==> flow/design.v (excerpt) <==
module UT_TOP (
    clk, rst_n, in_valid, in_time,
    out_valid, out_display, out_day
);
Size: ~6700 cells after synthesis, about 42 I/O pins.
Settings: LEC_CHECK=0, ABC_AREA=1, CAP_MARGIN=20, CELL_PAD_IN_SITES_DETAIL_PLACEMENT=2, CORE_ASPECT_RATIO=0.66, CORE_MARGIN=8, CORE_UTILIZATION=35, CTS_CLUSTER_DIAMETER=168, GPL_ROUTABILITY_DRIVEN=1, HOLD_SLACK_MARGIN=-0.01, MAX_ROUTING_LAYER=met5, MIN_ROUTING_LAYER=met2, SLEW_MARGIN=20, TNS_END_PERCENT=80; clock period 21.0 ns.
run.sh (not shown) runs the stock make flow with config.mk's settings and CLKGATE_MAP_FILE=.
The baseline aborted during global routing (5_1_grt), error GRT-0116.
Change:
ABC_AREA = 0   (was 1)
CAP_MARGIN = 10   (was 20)
CORE_ASPECT_RATIO = unset   (was 0.66)
CORE_MARGIN = 3   (was 8)
CORE_UTILIZATION = 64   (was 35)
CTS_CLUSTER_DIAMETER = 368   (was 168)
CTS_CLUSTER_SIZE = 78   (was unset)
HOLD_SLACK_MARGIN = unset   (was -0.01)
PLACE_DENSITY_LB_ADDON = 0.01   (was unset)
SETUP_SLACK_MARGIN = 0.27   (was unset)
TNS_END_PERCENT = unset   (was 80)
clock period = 11.8 ns   (was 21.0 ns; I/O delays follow)
Now the flow did not get past detailed placement (3_5_place_dp).
Synthesized area went up by 4.7%.
Synthesized cell count went down by about 7%.
Die size falls by 45%.
Change:
ABC_AREA = unset   (was 0)
CAP_MARGIN = 20   (was 10)
CELL_PAD_IN_SITES_DETAIL_PLACEMENT = unset   (was 2)
CORE_ASPECT_RATIO = 1.15   (was unset)
CORE_MARGIN = 2   (was 3)
CORE_UTILIZATION = 18   (was 64)
CTS_CLUSTER_DIAMETER = 168   (was 368)
CTS_CLUSTER_SIZE = unset   (was 78)
MAX_ROUTING_LAYER = unset   (was met5)
MIN_ROUTING_LAYER = unset   (was met2)
PLACE_DENSITY_LB_ADDON = 0.28   (was 0.01)
SETUP_SLACK_MARGIN = -2.0   (was 0.27)
TNS_END_PERCENT = 50   (was unset)
clock period = 21.0 ns   (was 11.8 ns; I/O delays follow)
What happened:
- With this change the flow went through all stages and came out clean
- area after synthesis does not change
- die area increases to 3.5 times its value
- synthesized cell count stays the same
Change:
CORE_UTILIZATION = 24   (was 18)
HOLD_SLACK_MARGIN = -0.01   (was unset)
MAX_ROUTING_LAYER = met4   (was unset)
SETUP_SLACK_MARGIN = unset   (was -2.0)
Result: The changed run passed the timing, DRC and antenna checks. Design area came out lower by a few percent. Clock skew came out lower by 9.9 ps. Worst setup slack degrades by 390 ps.
Change:
CORE_ASPECT_RATIO = unset   (was 1.15)
CORE_UTILIZATION = 61   (was 24)
CTS_CLUSTER_DIAMETER = unset   (was 168)
GPL_ROUTABILITY_DRIVEN = unset   (was 1)
HOLD_SLACK_MARGIN = unset   (was -0.01)
MAX_ROUTING_LAYER = unset   (was met4)
PLACE_DENSITY_LB_ADDON = unset   (was 0.28)
SETUP_SLACK_MARGIN = 3.98   (was unset)
TNS_END_PERCENT = unset   (was 50)
clock period = 14.7 ns   (was 21.0 ns; I/O delays follow)
- The changed run finished with timing, DRC and antenna clean
- final cell count goes down by 16%
- worst setup slack gets worse by 1900 ps
- sequential share of layout area barely changes
- synthesized area is unchanged
- via count goes up by 4.2%
- first-iteration DRC count goes up by 63%
- critical path depth is unchanged
- global-route usage goes up by 24 points
- wire length goes down by 7.0%
- worst hold slack gets worse by 4.2 ps

---

## job 2407
Starting RTL as in the previous note.
Design UT_TOP, start of the top module:
module UT_TOP (
    clk, rst_n, in_valid, in_time,
    out_valid, out_display, out_day
);
export LEC_CHECK = 0
export CAP_MARGIN = 20
export CORE_MARGIN = 2
export CORE_UTILIZATION = 65
export PLACE_DENSITY_LB_ADDON = 0.0
export SETUP_SLACK_MARGIN = 3.81
export SLEW_MARGIN = 40
create_clock -name core_clock -period 14.5 [get_ports {clk}]
### job 2407 -> job 200
--- a/flow/config.mk
+++ b/flow/config.mk
@@ -7,7 +7,12 @@
 export LEC_CHECK = 0
+export ABC_AREA = 1
 export CAP_MARGIN = 20
+export CELL_PAD_IN_SITES_GLOBAL_PLACEMENT = 0
 export CORE_MARGIN = 2
-export CORE_UTILIZATION = 65
-export PLACE_DENSITY_LB_ADDON = 0.0
-export SETUP_SLACK_MARGIN = 3.81
-export SLEW_MARGIN = 40
+export CORE_UTILIZATION = 55
+export GPL_ROUTABILITY_DRIVEN = 1
+export GPL_TIMING_DRIVEN = 1
+export MAX_ROUTING_LAYER = met4
+export MIN_ROUTING_LAYER = met1
+export PLACE_DENSITY = 0.48
+export SLEW_MARGIN = 20
==> flow/constraint.sdc <==
create_clock -name core_clock -period 20.0 [get_ports {clk}]
set_input_delay 4.0000 -clock core_clock [delete_from_list [all_inputs] [get_ports {clk}]]
set_output_delay 4.0000 -clock core_clock [all_outputs]
set_load 0.01 [all_outputs]
- In the reports for job 2407 and job 200, the smaller area growth from synthesis to final layout belongs to job 200.
- Setup slack up 3.67 ns in job 200 wrt job 2407
- Post-synthesis sequential area ratio up 0.71 points in job 200 wrt job 2407
- Final design instance area without fill of job 200 falls short of that of job 2407 by a few percent.
- In job 200 the first-pass GRT wire length turned out about 8% higher than in job 2407.
- Last weighted congestion value of the routability-driven placer sits higher in job 200 than in job 2407.
- Of job 2407 and job 200, the run reporting the higher proportion of final cell area spent on non-clock buffers was job 2407.
- The post-cts gate resize count reported for job 200 is smaller than that of job 2407 by 52.
Relative to job 200, the following input files were edited for job 1229:
==> flow/config.mk <==
export PLATFORM = sky130hd
export DESIGN_NAME = UT_TOP
export DESIGN_NICKNAME = UT_TOP
export VERILOG_FILES = /design/flow/design.v
export SDC_FILE = /design/flow/constraint.sdc
export NUM_CORES = 4
export LEC_CHECK = 0
export CAP_MARGIN = 20
export CORE_ASPECT_RATIO = 1.15
export CORE_MARGIN = 2
export CORE_UTILIZATION = 72
export CTS_CLUSTER_DIAMETER = 168
export GPL_ROUTABILITY_DRIVEN = 1
export MAX_ROUTING_LAYER = met4
export SLEW_MARGIN = 20
export TNS_END_PERCENT = 50
==> flow/constraint.sdc <==
create_clock -name core_clock -period 11.9 [get_ports {clk}]
set_input_delay 2.3800 -clock core_clock [delete_from_list [all_inputs] [get_ports {clk}]]
set_output_delay 2.3800 -clock core_clock [all_outputs]
set_load 0.01 [all_outputs]
Results
Job 1229: flow complete, layout not clean; failing: negative setup slack. Cmp job 200 and job 1229 / initial core utilization / higher: job 1229. Sequential fraction of the synthesis area, job 200 and job 1229: larger value in job 200. When job 1229 is measured against job 200, its proportion of cell area spent on the clock network turns out 0.29 points lower. Post-route non-filler standard cell count (job 1229 over job 200): decrease, 8.8%.
diff inputs: job 1229 => job 4331
--- a/flow/config.mk
+++ b/flow/config.mk
@@ -7,9 +7,12 @@
 export LEC_CHECK = 0
-export CAP_MARGIN = 20
+export ABC_AREA = 1
+export CAP_MARGIN = 5
 export CORE_ASPECT_RATIO = 1.15
 export CORE_MARGIN = 2
-export CORE_UTILIZATION = 72
-export CTS_CLUSTER_DIAMETER = 168
+export CORE_UTILIZATION = 71
+export CTS_CLUSTER_DIAMETER = 260
+export CTS_CLUSTER_SIZE = 17
 export GPL_ROUTABILITY_DRIVEN = 1
-export MAX_ROUTING_LAYER = met4
+export PLACE_DENSITY_LB_ADDON = 0.28
+export SETUP_SLACK_MARGIN = -2.0
 export SLEW_MARGIN = 20
==> flow/constraint.sdc <==
create_clock -name core_clock -period 10.4 [get_ports {clk}]
set_input_delay 2.0800 -clock core_clock [delete_from_list [all_inputs] [get_ports {clk}]]
set_output_delay 2.0800 -clock core_clock [all_outputs]
set_load 0.01 [all_outputs]
Xor and xnor area share after synthesis of job 4331 is on par with job 1229.
Job 4331 is listed as incomplete: the tool reported an error in global routing and the run ended there.
On yosys stat chip area, the higher figure sits with job 1229, not job 4331.
Summary — synthesized cell count, job 4331 relative to job 1229: higher, by about 7%.
Inputs modified between job 4331 and job 3012:
==> flow/config.mk <==
export PLATFORM = sky130hd
export DESIGN_NAME = UT_TOP
export DESIGN_NICKNAME = UT_TOP
export VERILOG_FILES = /design/flow/design.v
export SDC_FILE = /design/flow/constraint.sdc
export NUM_CORES = 4
export LEC_CHECK = 0
export CAP_MARGIN = 20
export CORE_MARGIN = 2
export CORE_UTILIZATION = 72
export CTS_CLUSTER_SIZE = 49
export PLACE_DENSITY_LB_ADDON = 0.0
export SETUP_SLACK_MARGIN = -0.9
export SLEW_MARGIN = 5
==> flow/constraint.sdc <==
create_clock -name core_clock -period 12.3 [get_ports {clk}]
set_input_delay 2.4600 -clock core_clock [delete_from_list [all_inputs] [get_ports {clk}]]
set_output_delay 2.4600 -clock core_clock [all_outputs]
set_load 0.01 [all_outputs]
Results
- Status job 3012: flow complete, layout not clean - negative setup slack
- Summed instance area of the synthesized netlist, job 3012 vs job 4331: up by a few percent
- Sort job 4331 and job 3012 by y dimension of the die desc -> top: job 4331
- Against job 4331, job 3012 reports a chip area from the yosys synthesis statistics that is higher.
Modified inputs, job 5646 compared to job 3012
--- a/flow/config.mk
+++ b/flow/config.mk
@@ -10,5 +10,3 @@
 export CORE_UTILIZATION = 72
-export CTS_CLUSTER_SIZE = 49
 export PLACE_DENSITY_LB_ADDON = 0.0
-export SETUP_SLACK_MARGIN = -0.9
-export SLEW_MARGIN = 5
+export SLEW_MARGIN = 20
==> flow/constraint.sdc <==
create_clock -name core_clock -period 11.5 [get_ports {clk}]
set_input_delay 2.3000 -clock core_clock [delete_from_list [all_inputs] [get_ports {clk}]]
set_output_delay 2.3000 -clock core_clock [all_outputs]
set_load 0.01 [all_outputs]
Results
Of job 5646 and job 3012, none finishes clean. Every stage of job 5646 finished as expected; the final checks, on the other hand, flagged negative setup slack, which means the layout fails. Final clock period utilization by the worst path | job 5646 above job 3012. Job 5646 against job 3012: pre-CTS worst setup slack -0.93 ns; number of gates resized after CTS decreased by about 2.5% relative to the old numbers. Looking only at number of buffer and inverter stages on the critical path, and setting everything else aside, the lower value of job 5646 and job 3012 goes to job 5646. Wire length went down by a few percent going from job 3012 to job 5646. On final net count, job 5646 and job 3012 are neck and neck. Summary of job 5646 over job 3012: global-route wire length before repair down 3.1%, core utilization up 0.45 points, worst hold slack up 0.0094 ns, required time at the worst-slack endpoint down 0.80 ns. Reported for job 5646 and job 3012, number of remaining DRC errors turned out identical to the last digit.
